==> flow/design.v <==
module div 
	#(
		parameter W=32,
					 CBIT=6		 
	 )
	(
		input wire clk, reset, str_trg,
		input wire [W-1:0] dvsr, dvnd,
		output reg ready, done_trg,
		output wire [W-1:0] quo,rmd
	);
	localparam [1:0]
		idle = 2'b00,
		op = 2'b01,
		last = 2'b10,
		done = 2'b11;
	reg [1:0] state_reg, state_next;
	reg [W-1:0] rh_reg, rh_next, rl_reg, rl_next, rh_tmp, d_reg, d_next;
	reg [CBIT-1:0] n_reg, n_next;
	reg q_bit, start;
	always @ (posedge clk, posedge reset)
		if (reset)
		begin
			state_reg<=idle;
			rh_reg<=0;
			rl_reg<=0;
			d_reg<=0;
			n_reg<=0;
		end
		else
		begin
			state_reg<=state_next;
			rh_reg<=rh_next;
			rl_reg<=rl_next;
			d_reg<=d_next;
			n_reg<=n_next;
		end
		always @*
		begin
			start = str_trg;
			state_next = state_reg;
			ready = 1'b0;
			done_trg = 1'b0;
			rh_next = rh_reg;
			rl_next = rl_reg;
			d_next = d_reg;
			n_next = n_reg;
			case (state_reg)
				idle:
				begin
					ready = 1'b1;
					if (start)
					begin
						rh_next = 0;
						rl_next = dvnd;   
						d_next = dvsr;    
						n_next = W+1;     
						state_next = op;
					end
				end
				op:
				begin
					rl_next  = {rl_reg[W-2:0], q_bit};
					rh_next = {rh_tmp[W-2:0], rl_reg[W-1]};
					n_next = n_reg-1;
					if (n_next==1)
						state_next = last;
				end
				last:  
				begin
					rl_next = {rl_reg[W-2:0], q_bit};
					rh_next = rh_tmp;
					state_next = done;
				end
				done:
				begin
					done_trg = 1'b1;
					state_next = idle;
				end
				default: state_next = idle;
			endcase
		end
		always @*
			if (rh_reg >= d_reg)
			begin
				rh_tmp = rh_reg - d_reg;
				q_bit=1'b1;
			end
			else
			begin
				rh_tmp = rh_reg;
				q_bit = 1'b0;
			end
		assign quo = rl_reg;
		assign rmd = rh_reg;
endmodule
module div_avalon
	#(
		parameter W     = 32,
				  CBIT  = 6		 
	 )
	(
		input wire clk, reset,
		input wire [2:0] div_address,
		input wire div_chipselect,
		input wire div_write,
		input wire [W-1:0] div_writedata,
		output wire [W-1:0] div_readdata,
		output wire div_irq,
		output wire div_rdy
	);
    localparam [2:0]
        SET_DIVIDEND  = 3'h0,
        SET_DIVISOR   = 3'h1,
        START         = 3'h2,
        GET_QUOTIENT  = 3'h3,
        GET_REMAINDER = 3'h4,
        GET_READY     = 3'h5,
        DONE_TRG      = 3'h6;
	wire div_start, div_ready, set_done_trg, clr_done_trg;
	reg [W-1:0] dvnd_reg, dvsr_reg;
	reg done_trg_reg;
	wire [W-1:0] quo, rmd;
	wire wr_en, wr_dvnd, wr_dvsr;
	div #(.W(32), .CBIT(6)) d1
		 ( .clk(clk), .reset(reset), .str_trg(div_start), .dvsr(dvsr_reg), .dvnd(dvnd_reg),   
		   .ready(div_ready), .done_trg(set_done_trg), .quo(quo), .rmd(rmd));         
	always @ (posedge clk, posedge reset)
	begin
		if (reset)
		begin
			dvnd_reg <= 0;
			dvsr_reg <= 0;
			done_trg_reg <= 0;
		end
		else
		begin
			if (wr_dvnd)
				dvnd_reg <= div_writedata;
			if (wr_dvsr)
				dvsr_reg <= div_writedata;
			if (set_done_trg)
				done_trg_reg <= 1'b1;
			else if (clr_done_trg)
				done_trg_reg <= 1'b0;
		end
	end
	assign wr_en = div_write & div_chipselect;
	assign wr_dvnd = (div_address == SET_DIVIDEND) & wr_en;
	assign wr_dvsr = (div_address == SET_DIVISOR) & wr_en;
	assign div_start = (div_address == START) & wr_en;
	assign clr_done_trg = (div_address == DONE_TRG) & wr_en;
	assign div_readdata = (div_address == GET_QUOTIENT) ? quo :
								 (div_address == GET_REMAINDER) ? rmd :
								 (div_address == GET_READY) ? {31'b0, div_ready} : {31'b0, done_trg_reg};
	assign div_rdy = div_ready;
	assign div_irq = done_trg_reg;
endmodule
clock: 2.32 ns
lec_check: 0
abc_area: 1
cap_margin: 20
core_margin: 2
core_utilization: 68
cts_cluster_size: 36
hold_slack_margin: 0.29
place_density: 0.64
setup_slack_margin: 0.69
slew_margin: 20
run.sh (not shown) runs the stock make flow with config.mk's settings and CLKGATE_MAP_FILE=.
The starting point stopped in 5_1_grt, error DPL-0038.
Then changed:
==> flow/config.mk (replaced) <==
export PLATFORM = sky130hd
export DESIGN_NAME = div_avalon
export DESIGN_NICKNAME = div_avalon
export VERILOG_FILES = /design/flow/design.v
export SDC_FILE = /design/flow/constraint.sdc
export NUM_CORES = 4
export LEC_CHECK = 0
export CAP_MARGIN = 20
export CORE_MARGIN = 2
export CORE_UTILIZATION = 20
export SLEW_MARGIN = 20
==> flow/constraint.sdc (replaced) <==
create_clock -name core_clock -period 4.13 [get_ports {clk}]
set_input_delay 0.8260 -clock core_clock [delete_from_list [all_inputs] [get_ports {clk}]]
set_output_delay 0.8260 -clock core_clock [all_outputs]
set_load 0.01 [all_outputs]
This time the run finished clean.
Synthesized area fell by 9.4%.
Die size grows to 3.0 times its value.
Synthesized cell count went down by about 40%.
Then changed:
--- a/flow/config.mk
+++ b/flow/config.mk
@@ -7,5 +7,6 @@
 export LEC_CHECK = 0
+export ABC_AREA = 1
 export CAP_MARGIN = 20
 export CORE_MARGIN = 2
-export CORE_UTILIZATION = 20
+export CORE_UTILIZATION = 62
 export SLEW_MARGIN = 20
==> flow/constraint.sdc (replaced) <==
create_clock -name core_clock -period 2.51 [get_ports {clk}]
set_input_delay 0.5020 -clock core_clock [delete_from_list [all_inputs] [get_ports {clk}]]
set_output_delay 0.5020 -clock core_clock [all_outputs]
set_load 0.01 [all_outputs]
After rerunning:
- The changed run finished clean
- worst hold slack gets worse by 21 ps
- critical path depth went up by 9
- total power increases by 120%
- synthesized cell count increases by 64%
- design area rose by 9.5%
- wire length grows by 12%
- die size went down by 64%
Then changed:
--- a/flow/config.mk
+++ b/flow/config.mk
@@ -10,3 +10,5 @@
 export CORE_MARGIN = 2
-export CORE_UTILIZATION = 62
+export CORE_UTILIZATION = 72
+export CTS_CLUSTER_DIAMETER = 400
+export PLACE_DENSITY = 0.77
 export SLEW_MARGIN = 20
Effect:
- The new run reached the layout checks and failed them: negative setup slack
- total power is higher by 11%
- cell count went down by about 3%
- first-iteration DRC count rises to 3.0 times its value
- clock-buffer cell count decreases by 1
- sequential power rose by about 5%
- worst hold slack degrades by 8.0 ps
- flip-flop count is unchanged
- combinational power went up by about 10%
- setup slack gets worse by 350 ps
- global-route usage grows by 12 points
- wire length rises by about 46%
Then changed:
--- a/flow/config.mk
+++ b/flow/config.mk
@@ -7,8 +7,5 @@
 export LEC_CHECK = 0
-export ABC_AREA = 1
 export CAP_MARGIN = 20
 export CORE_MARGIN = 2
-export CORE_UTILIZATION = 72
-export CTS_CLUSTER_DIAMETER = 400
-export PLACE_DENSITY = 0.77
+export CORE_UTILIZATION = 64
 export SLEW_MARGIN = 20
==> flow/constraint.sdc (replaced) <==
create_clock -name core_clock -period 3.37 [get_ports {clk}]
set_input_delay 0.6740 -clock core_clock [delete_from_list [all_inputs] [get_ports {clk}]]
set_output_delay 0.6740 -clock core_clock [all_outputs]
set_load 0.01 [all_outputs]
The new run ran to the end with violations: negative setup slack.
Cell count came out lower by about 32%.
Clock power came out lower by 33%.
Clock skew came out lower by 3.8 ps.
Setup slack gets better by 260 ps.
Via count came out lower by about 40%.
Total power came out lower by about 50%.
Global-route usage came out lower by 13 points.

---

RTL: the design.v shown in full above, as it stands there.
clock: 3.06 ns
lec_check: 0
abc_area: 1
cap_margin: 20
cell_pad_in_sites_detail_placement: 1
cell_pad_in_sites_global_placement: 3
core_aspect_ratio: 1.25
core_margin: 7
core_utilization: 29
cts_cluster_size: 89
gpl_routability_driven: 1
gpl_timing_driven: 0
max_routing_layer: met5
place_density_lb_addon: 0.09
setup_slack_margin: 0.83
slew_margin: 20
tns_end_percent: 50
Change:
==> flow/config.mk (replaced) <==
export PLATFORM = sky130hd
export DESIGN_NAME = div_avalon
export DESIGN_NICKNAME = div_avalon
export VERILOG_FILES = /design/flow/design.v
export SDC_FILE = /design/flow/constraint.sdc
export NUM_CORES = 4
export LEC_CHECK = 0
export CAP_MARGIN = 20
export CORE_MARGIN = 2
export CORE_UTILIZATION = 40
export CTS_CLUSTER_DIAMETER = 364
export PLACE_DENSITY_LB_ADDON = 0.09
export SLEW_MARGIN = 20
==> flow/constraint.sdc (replaced) <==
create_clock -name core_clock -period 5.0 [get_ports {clk}]
set_input_delay 1.0000 -clock core_clock [delete_from_list [all_inputs] [get_ports {clk}]]
set_output_delay 1.0000 -clock core_clock [all_outputs]
set_load 0.01 [all_outputs]
Final area went down by 21%.
Utilization went up by 7.8 points.
Final cell count went down by 39%.
Power went down by 60%.
Critical path depth went down by 4.
Setup slack gains 0.29 ns.

---

## v37
Starts from the design.v that is shown in full above.
Settings: LEC_CHECK=0, CAP_MARGIN=20, CORE_MARGIN=2, CORE_UTILIZATION=70, CTS_CLUSTER_SIZE=25, SETUP_SLACK_MARGIN=0.96, SLEW_MARGIN=20; clock period 3.35 ns.
Status(v37) = ERROR, stage = global routing (5_1_grt)
The following lists how v51 was set up differently from v37:
- CTS_CLUSTER_SIZE no longer set, was 25
- SETUP_SLACK_MARGIN no longer set, was 0.96
- CORE_UTILIZATION now 40, was 70
- the clock period (ns, I/O delays scaled along) now 4.13, was 3.35
Findings:
- v51 closes out successfully: all stages finished, all timing, DRC and antenna checks passed.
- Number of input and output port buffers inserted came out exactly the same in v51 and v37.
- Share of synthesized registers carrying an async set or reset: v37 vs v51 identical
- Area of placed instances in v51 is 34 µm² below v37.
Inputs modified between v51 and v55:
- CORE_UTILIZATION: 40 -> 65
- the clock period (ns, I/O delays scaled along): 4.13 -> 3.38
- v55 vs. v51: total power went up by about 32%.
- Peak per-stage delay on the critical path up 0.04 ns in v55 wrt v51
- v51 has lower post-layout period usage of the worst path than v55.

---

v59:
RTL: the design.v shown in full above, as it stands there.
clock: 2.86 ns
lec_check: 0
cap_margin: 20
core_margin: 2
core_utilization: 68
cts_cluster_size: 36
slew_margin: 20
The layout from v59, despite a flow that completed every stage, fails the layout checks, with the failing checks listed as negative setup slack.
## Diff of input files: v17 against v59
-- flow/config.mk --
<<< v59, line 11
export CTS_CLUSTER_SIZE = 36
>>> v17, line 11
export CTS_CLUSTER_SIZE = 25
export SETUP_SLACK_MARGIN = 0.87
==> flow/constraint.sdc <==
create_clock -name core_clock -period 3.35 [get_ports {clk}]
set_input_delay 0.6700 -clock core_clock [delete_from_list [all_inputs] [get_ports {clk}]]
set_output_delay 0.6700 -clock core_clock [all_outputs]
set_load 0.01 [all_outputs]
- The final layout from v17, which completed every stage, passed the timing, design-rule and antenna checks at the end of the flow.
- v17 vs v59 — number of instances resized during post-cts repair climbed by more than half
- Summary of v17 over v59: setup slack grew by 0.50 ns; length of routed wiring on met1 has decreased; overall routed net length fell 13%.
- Global-route wire length before repair came out lower on v17 than on v59.
- Sort v17 and v59 by total power, descending, and v59 comes first.
- The final reports for v17 and v59 show number of cell instances on the worst register-to-register path lower in the former.
- On worst-case hold slack, v17 and v59 are neck and neck.
- The peak supply drop of v17 was superior to that of v59.
- In terms of die size, v59 and v17 differ only marginally.
Modified inputs, v53 compared to v17
-- flow/config.mk --
<<< v17, line 10
export CORE_UTILIZATION = 68
>>> v53, line 10
export CORE_UTILIZATION = 70
<<< v17, line 12
export SETUP_SLACK_MARGIN = 0.87
>>> v53, line 12
export SETUP_SLACK_MARGIN = 0.61
==> flow/constraint.sdc <==
create_clock -name core_clock -period 3.38 [get_ports {clk}]
set_input_delay 0.6760 -clock core_clock [delete_from_list [all_inputs] [get_ports {clk}]]
set_output_delay 0.6760 -clock core_clock [all_outputs]
set_load 0.01 [all_outputs]
Results
On routed wire length: v53 sits above v17. v53 ended up with a higher met2 track demand over resource in global routing than v17 did. Cmp v17 and v53 / design area / lower: v17. The maximum clock frequency of v53 is lower than that of v17. v53 ran in full, but the layout does not pass; the checks complain about negative setup slack. Summary of v53 over v17: data required time at the worst endpoint picked up an extra 0.07 ns; layout net count picked up an extra 1.3%; clock power neither gained nor lost much.
Setup changes, v53 to v10
-- flow/config.mk --
<<< v53, line 10
export CORE_UTILIZATION = 70
export CTS_CLUSTER_SIZE = 25
export SETUP_SLACK_MARGIN = 0.61
>>> v10, line 10
export CORE_UTILIZATION = 72
export HOLD_SLACK_MARGIN = 0.29
==> flow/constraint.sdc <==
create_clock -name core_clock -period 3.2 [get_ports {clk}]
set_input_delay 0.6400 -clock core_clock [delete_from_list [all_inputs] [get_ports {clk}]]
set_output_delay 0.6400 -clock core_clock [all_outputs]
set_load 0.01 [all_outputs]
- The flow completed for v10, but it is not clean: the layout still shows negative setup slack.
- v10 vs. v53: first-pass GRT wire length went down about 9%, number of rows in the core area moved down, clock slew at the register clock pins of the worst setup and hold paths essentially unchanged, met2 global-route usage -2.6 points, total number of vias went down by 10%.
- ~same max capacitance violation total in v53 and v10
- In v10, the time the worst path needs with I/O delays and setup came out 0.27 ns below the value in v53.
- In terms of footprint of the flip-flops and latches, v53 and v10 differ only marginally.
- v10 reports a lower antenna diode instance count than v53 does.
- Met3 layer wire length in the routed design: v53 and v10 compared, higher one is v53
- v10 vs v53, count of clock-buffer cells in the layout went down by 5.

---

RTL: the design.v shown in full above, as it stands there.
Settings: LEC_CHECK=0, CAP_MARGIN=20, CORE_MARGIN=2, CORE_UTILIZATION=68, CTS_CLUSTER_DIAMETER=217, CTS_CLUSTER_SIZE=100, SLEW_MARGIN=20; clock period 5.0 ns.
Next try:
- CORE_ASPECT_RATIO: default -> 0.5
- CORE_UTILIZATION: 68 -> 40
- CTS_CLUSTER_DIAMETER: 217 -> 208
Cell area rose by a few percent.
Global-route usage fell by 17 points.
Synthesized cell count does not change.
Next try:
- CELL_PAD_IN_SITES_GLOBAL_PLACEMENT: default -> 2
- CORE_ASPECT_RATIO: 0.5 -> default
- CORE_UTILIZATION: 40 -> 27
- CTS_CLUSTER_DIAMETER: 208 -> 333
- HOLD_SLACK_MARGIN: default -> -0.05
- PLACE_DENSITY: default -> 0.95
- TNS_END_PERCENT: default -> 15
What happened: Non-clock buffer count decreases by 1; power decreases by 2.0%; sequential power barely changes.

---

RTL: the design.v shown in full above, as it stands there.
==> flow/config.mk <==
export PLATFORM = sky130hd
export DESIGN_NAME = div_avalon
export DESIGN_NICKNAME = div_avalon
export VERILOG_FILES = /design/flow/design.v
export SDC_FILE = /design/flow/constraint.sdc
export NUM_CORES = 4
export LEC_CHECK = 0
export CAP_MARGIN = 20
export CORE_MARGIN = 2
export CORE_UTILIZATION = 40
export SLEW_MARGIN = 20
==> flow/constraint.sdc <==
create_clock -name core_clock -period 5.0 [get_ports {clk}]
set_input_delay 1.0000 -clock core_clock [delete_from_list [all_inputs] [get_ports {clk}]]
set_output_delay 1.0000 -clock core_clock [all_outputs]
set_load 0.01 [all_outputs]
Next try:
- CORE_UTILIZATION: 40 -> 65
- clock period: 5.0 -> 3.35 ns (I/O delays scaled with it)
Outcome: Die size went down by 38%. Via count is higher by 10%. Cell count decreases by 7.4%. Count of clock-buffer cells in the layout shrinks by 6. Setup slack loses 0.81 ns. Utilization came out higher by 31 points. Sequential power came out higher by 50%. Clock power went up by 40%.
Next try:
- CORE_UTILIZATION: 65 -> 70
- CTS_CLUSTER_DIAMETER: not set -> 360
- CTS_CLUSTER_SIZE: not set -> 25
- SETUP_SLACK_MARGIN: not set -> 0.42
With this change the flow finished but failed the layout checks on negative setup slack.
Final area increases by about 8%.
Clock-buffer cell count increases by 3.
Worst hold slack hardly moves.
Next try:
- CORE_UTILIZATION: 70 -> 57
- CTS_CLUSTER_DIAMETER: 360 -> not set
- CTS_CLUSTER_SIZE: 25 -> not set
- SETUP_SLACK_MARGIN: 0.42 -> not set
- clock period: 3.35 -> 2.65 ns (I/O delays scaled with it)
Outcome: The new run completed and failed the layout checks on negative setup slack; total power went up by 32%; die area went up by 22%; cell count went up by 13%; worst hold slack stays flat; area after synthesis is unchanged.
Power and IR drop assume default switching activity.
